Design EQ_Engine, start of the top module:
module EQ_Engine(clk, rst_n, lft_lp_out, rght_lp_out, lft_b1_out, rght_b1_out, lft_b2_out, rght_b2_out, lft_b3_out, rght_b3_out, lft_hp_out, rght_hp_out, aud_out_lft, aud_out_rght, POT_LP, POT_B1, POT_B2, POT_B3, POT_HP, VOL_POT);
clock: 5.18 ns
lec_check: 0
abc_area: 1
cap_margin: 20
core_margin: 2
core_utilization: 61
cts_cluster_diameter: 254
place_density: 0.6
slew_margin: 20
run.sh (not shown) runs the stock make flow with config.mk's settings and CLKGATE_MAP_FILE=.
The starting point produced a layout that fails on negative setup slack.
Next try:
--- a/flow/config.mk
+++ b/flow/config.mk
@@ -8 +7,0 @@
-export ABC_AREA = 1
@@ -11,3 +10,4 @@
-export CORE_UTILIZATION = 61
-export CTS_CLUSTER_DIAMETER = 254
-export PLACE_DENSITY = 0.6
+export CORE_UTILIZATION = 72
+export CTS_CLUSTER_SIZE = 49
+export PLACE_DENSITY_LB_ADDON = 0.0
+export SETUP_SLACK_MARGIN = 1.84
==> flow/constraint.sdc (replaced) <==
create_clock -name core_clock -period 6.47 [get_ports {clk}]
set_input_delay 1.2940 -clock core_clock [delete_from_list [all_inputs] [get_ports {clk}]]
set_output_delay 1.2940 -clock core_clock [all_outputs]
set_load 0.01 [all_outputs]
The new run finished but failed the layout checks on negative setup slack; global-route usage climbs by 5.1 points; register-to-register slack gets better by 0.18 ns; wire length drops by roughly a tenth; die size drops by about a fifth.
Next try:
--- a/flow/config.mk
+++ b/flow/config.mk
@@ -11 +10,0 @@
-export CTS_CLUSTER_SIZE = 49
@@ -13 +11,0 @@
-export SETUP_SLACK_MARGIN = 1.84
==> flow/constraint.sdc (replaced) <==
create_clock -name core_clock -period 9.57 [get_ports {clk}]
set_input_delay 1.9140 -clock core_clock [delete_from_list [all_inputs] [get_ports {clk}]]
set_output_delay 1.9140 -clock core_clock [all_outputs]
set_load 0.01 [all_outputs]
After rerunning: This time the run finished with timing, DRC and antenna clean. Via count drops by 12%. Cell area drops by about 13%. Global-route usage drops by 5.7 points. Wire length drops by 20%. Core utilization drops by 12 points.
Next try:
--- a/flow/config.mk
+++ b/flow/config.mk
@@ -7,0 +8 @@
+export ABC_AREA = 1
@@ -9,4 +10,7 @@
-export CORE_MARGIN = 2
-export CORE_UTILIZATION = 72
-export PLACE_DENSITY_LB_ADDON = 0.0
-export SLEW_MARGIN = 20
+export CORE_MARGIN = 5
+export CORE_UTILIZATION = 40
+export CTS_CLUSTER_SIZE = 59
+export GPL_ROUTABILITY_DRIVEN = 0
+export GPL_TIMING_DRIVEN = 0
+export HOLD_SLACK_MARGIN = -0.05
+export SLEW_MARGIN = 25
==> flow/constraint.sdc (replaced) <==
create_clock -name core_clock -period 16.5 [get_ports {clk}]
set_input_delay 3.3000 -clock core_clock [delete_from_list [all_inputs] [get_ports {clk}]]
set_output_delay 3.3000 -clock core_clock [all_outputs]
set_load 0.01 [all_outputs]
What happened: Setup slack improves by 2.8 ns; register-to-register slack improves by 7.5 ns; die area grows by 99%; clock skew grows by 0.017 ns; first-iteration DRC count grows by 42%.

EQ_Engine again, from the RTL that the note above started with.
clock: 6.15 ns
lec_check: 0
cap_margin: 20
cell_pad_in_sites_global_placement: 0
core_margin: 2
core_utilization: 71
cts_cluster_diameter: 74
cts_cluster_size: 55
gpl_routability_driven: 1
gpl_timing_driven: 1
min_routing_layer: met1
place_density: 0.36
setup_slack_margin: 0.66
slew_margin: 20
tns_end_percent: 45
The starting point ran to the end with violations: negative setup slack.
==> next run, changes <==
Settings changed: CAP_MARGIN 20 to 10, CELL_PAD_IN_SITES_GLOBAL_PLACEMENT 0 to unset, CORE_UTILIZATION 71 to 72, CTS_CLUSTER_DIAMETER 74 to unset, CTS_CLUSTER_SIZE 55 to 21, GPL_ROUTABILITY_DRIVEN 1 to unset, GPL_TIMING_DRIVEN 1 to unset, HOLD_SLACK_MARGIN set to 0.29, MIN_ROUTING_LAYER met1 to unset, PLACE_DENSITY 0.36 to unset, SETUP_SLACK_MARGIN 0.66 to 0.86, TNS_END_PERCENT 45 to unset.
Clock period 6.15 ns to 6.47 ns, I/O delays scaled along.
What happened: The new run finished with negative setup slack left; setup slack gets better by 190 ps; sequential share of layout area stays flat; via count rose by 2.4%; core utilization rose by 1.5 points; clock skew fell by 56 ps; critical path depth rose by 1; register-to-register slack gets better by 370 ps; non-clock buffer count fell by 110; final area rose by 0.31%; die size fell by 1.4%.
==> next run, changes <==
Settings changed: CAP_MARGIN 10 to 15, CELL_PAD_IN_SITES_GLOBAL_PLACEMENT set to 0, CORE_ASPECT_RATIO set to 0.7, CTS_CLUSTER_DIAMETER set to 376, CTS_CLUSTER_SIZE 21 to unset, GPL_ROUTABILITY_DRIVEN set to 1, GPL_TIMING_DRIVEN set to 1, HOLD_SLACK_MARGIN 0.29 to -0.08, MAX_ROUTING_LAYER set to met4, MIN_ROUTING_LAYER set to met1, SETUP_SLACK_MARGIN 0.86 to 0.69, TNS_END_PERCENT set to 45.
The changed run finished but failed the layout checks on negative setup slack.
Wire length hardly moves.
Global-route usage went up by 1.0 points.
Cell area decreases by 1.3%.
Critical path depth is lower by 1.
Count of clock-buffer cells in the layout is lower by 2.
==> next run, changes <==
Settings changed: CAP_MARGIN 15 to 20, CELL_PAD_IN_SITES_GLOBAL_PLACEMENT 0 to unset, CORE_ASPECT_RATIO 0.7 to unset, CORE_UTILIZATION 72 to 51, CTS_CLUSTER_DIAMETER 376 to unset, GPL_ROUTABILITY_DRIVEN 1 to unset, GPL_TIMING_DRIVEN 1 to unset, HOLD_SLACK_MARGIN -0.08 to unset, MAX_ROUTING_LAYER met4 to unset, MIN_ROUTING_LAYER met1 to unset, PLACE_DENSITY set to 0.6, SETUP_SLACK_MARGIN 0.69 to unset, TNS_END_PERCENT 45 to unset.
Clock period 6.47 ns to 11.7 ns, I/O delays scaled along.
What happened: The new run passed the timing, design-rule and antenna checks; clock-buffer cell count is higher by 11; cell area goes down by roughly a tenth; worst setup slack is better by 2000 ps; final cell count shrinks by a few percent; routed wire length drops by about a fifth; utilization goes down by 33 points; synthesized cell count is unchanged; critical path depth shrinks by 2; global-route usage falls by 16 points.

EQ_Engine again, from the RTL that the note above started with.
clock: 6.83 ns
lec_check: 0
cap_margin: 20
cell_pad_in_sites_detail_placement: 2
cell_pad_in_sites_global_placement: 3
core_margin: 10
core_utilization: 54
cts_cluster_diameter: 73
cts_cluster_size: 72
gpl_routability_driven: 1
gpl_timing_driven: 1
hold_slack_margin: 0.23
min_routing_layer: met2
place_density_lb_addon: 0.02
slew_margin: 20
tns_end_percent: 30
The baseline stopped in global placement without I/O (3_1_place_gp_skip_io) on FLW-0024.
Edit:
CELL_PAD_IN_SITES_DETAIL_PLACEMENT = not set   (was 2)
CELL_PAD_IN_SITES_GLOBAL_PLACEMENT = not set   (was 3)
CORE_MARGIN = 2   (was 10)
CORE_UTILIZATION = 45   (was 54)
CTS_CLUSTER_DIAMETER = not set   (was 73)
CTS_CLUSTER_SIZE = not set   (was 72)
GPL_ROUTABILITY_DRIVEN = not set   (was 1)
GPL_TIMING_DRIVEN = not set   (was 1)
HOLD_SLACK_MARGIN = not set   (was 0.23)
MIN_ROUTING_LAYER = not set   (was met2)
PLACE_DENSITY = 0.6   (was not set)
PLACE_DENSITY_LB_ADDON = not set   (was 0.02)
TNS_END_PERCENT = not set   (was 30)
clock period = 11.7 ns   (was 6.83 ns; I/O delays follow)
Result: Now the flow completed with no timing, DRC or antenna violations. Die size increases by 12%. Area after synthesis does not change. Synthesized cell count is unchanged.
Edit:
CELL_PAD_IN_SITES_DETAIL_PLACEMENT = 1   (was not set)
CELL_PAD_IN_SITES_GLOBAL_PLACEMENT = 1   (was not set)
CORE_ASPECT_RATIO = 0.99   (was not set)
CTS_CLUSTER_DIAMETER = 179   (was not set)
CTS_CLUSTER_SIZE = 26   (was not set)
GPL_TIMING_DRIVEN = 0   (was not set)
MIN_ROUTING_LAYER = met2   (was not set)
SLEW_MARGIN = 30   (was 20)
clock period = 14.9 ns   (was 11.7 ns; I/O delays follow)
The new run passed the timing, design-rule and antenna checks.
Wire length is higher by 31%.
Register-to-register slack is better by 2.2 ns.
First-iteration DRC count is higher to 4.4 times its value.
Clock skew is lower by 0.013 ns.
Edit:
CAP_MARGIN = 5   (was 20)
CELL_PAD_IN_SITES_DETAIL_PLACEMENT = not set   (was 1)
CELL_PAD_IN_SITES_GLOBAL_PLACEMENT = not set   (was 1)
CORE_ASPECT_RATIO = not set   (was 0.99)
CORE_UTILIZATION = 68   (was 45)
CTS_CLUSTER_DIAMETER = 31   (was 179)
CTS_CLUSTER_SIZE = 24   (was 26)
GPL_TIMING_DRIVEN = not set   (was 0)
MIN_ROUTING_LAYER = not set   (was met2)
SLEW_MARGIN = 20   (was 30)
clock period = 6.68 ns   (was 14.9 ns; I/O delays follow)
This time the run completed and failed the layout checks on setup timing.
Wire length fell by about 17%.
Global-route usage fell by 6.3 points.
Worst hold slack degrades by 0.044 ns.
Sequential share of layout area fell by 0.60 points.
Via count fell by 21%.
Worst setup slack degrades by 2.0 ns.
Cell area rose by 13%.
Core utilization rose by 34 points.
Edit:
CAP_MARGIN = 20   (was 5)
CORE_MARGIN = 5   (was 2)
CORE_UTILIZATION = 40   (was 68)
CTS_CLUSTER_DIAMETER = not set   (was 31)
CTS_CLUSTER_SIZE = 59   (was 24)
GPL_ROUTABILITY_DRIVEN = 0   (was not set)
GPL_TIMING_DRIVEN = 0   (was not set)
PLACE_DENSITY = not set   (was 0.6)
SLEW_MARGIN = 25   (was 20)
clock period = 12.0 ns   (was 6.68 ns; I/O delays follow)
Now the flow produced a clean layout.
Routed wire length barely changes.
Non-clock buffer count decreases by 1239.
Synthesized area stays the same.
Via count decreases by roughly a tenth.
Hold slack is worse by 0.051 ns.
Final area decreases by roughly a tenth.
Edit:
CAP_MARGIN = 10   (was 20)
CORE_MARGIN = 2   (was 5)
CORE_UTILIZATION = 72   (was 40)
CTS_CLUSTER_SIZE = not set   (was 59)
GPL_ROUTABILITY_DRIVEN = not set   (was 0)
GPL_TIMING_DRIVEN = not set   (was 0)
SETUP_SLACK_MARGIN = 0.86   (was not set)
SLEW_MARGIN = 20   (was 25)
clock period = 6.47 ns   (was 12.0 ns; I/O delays follow)
Effect: The changed run finished with setup timing left. Via count came out higher by about 16%. Hold slack improves by 0.035 ns. First-iteration DRC count came out higher by about 45%. Die size fell by about 45%. Register-to-register slack degrades by 4.2 ns. Sequential share of layout area drops by 0.60 points. Routed wire length climbs by 9.9%. Global-route usage goes up by 19 points. Final area rose by 13%. Area after synthesis is unchanged.
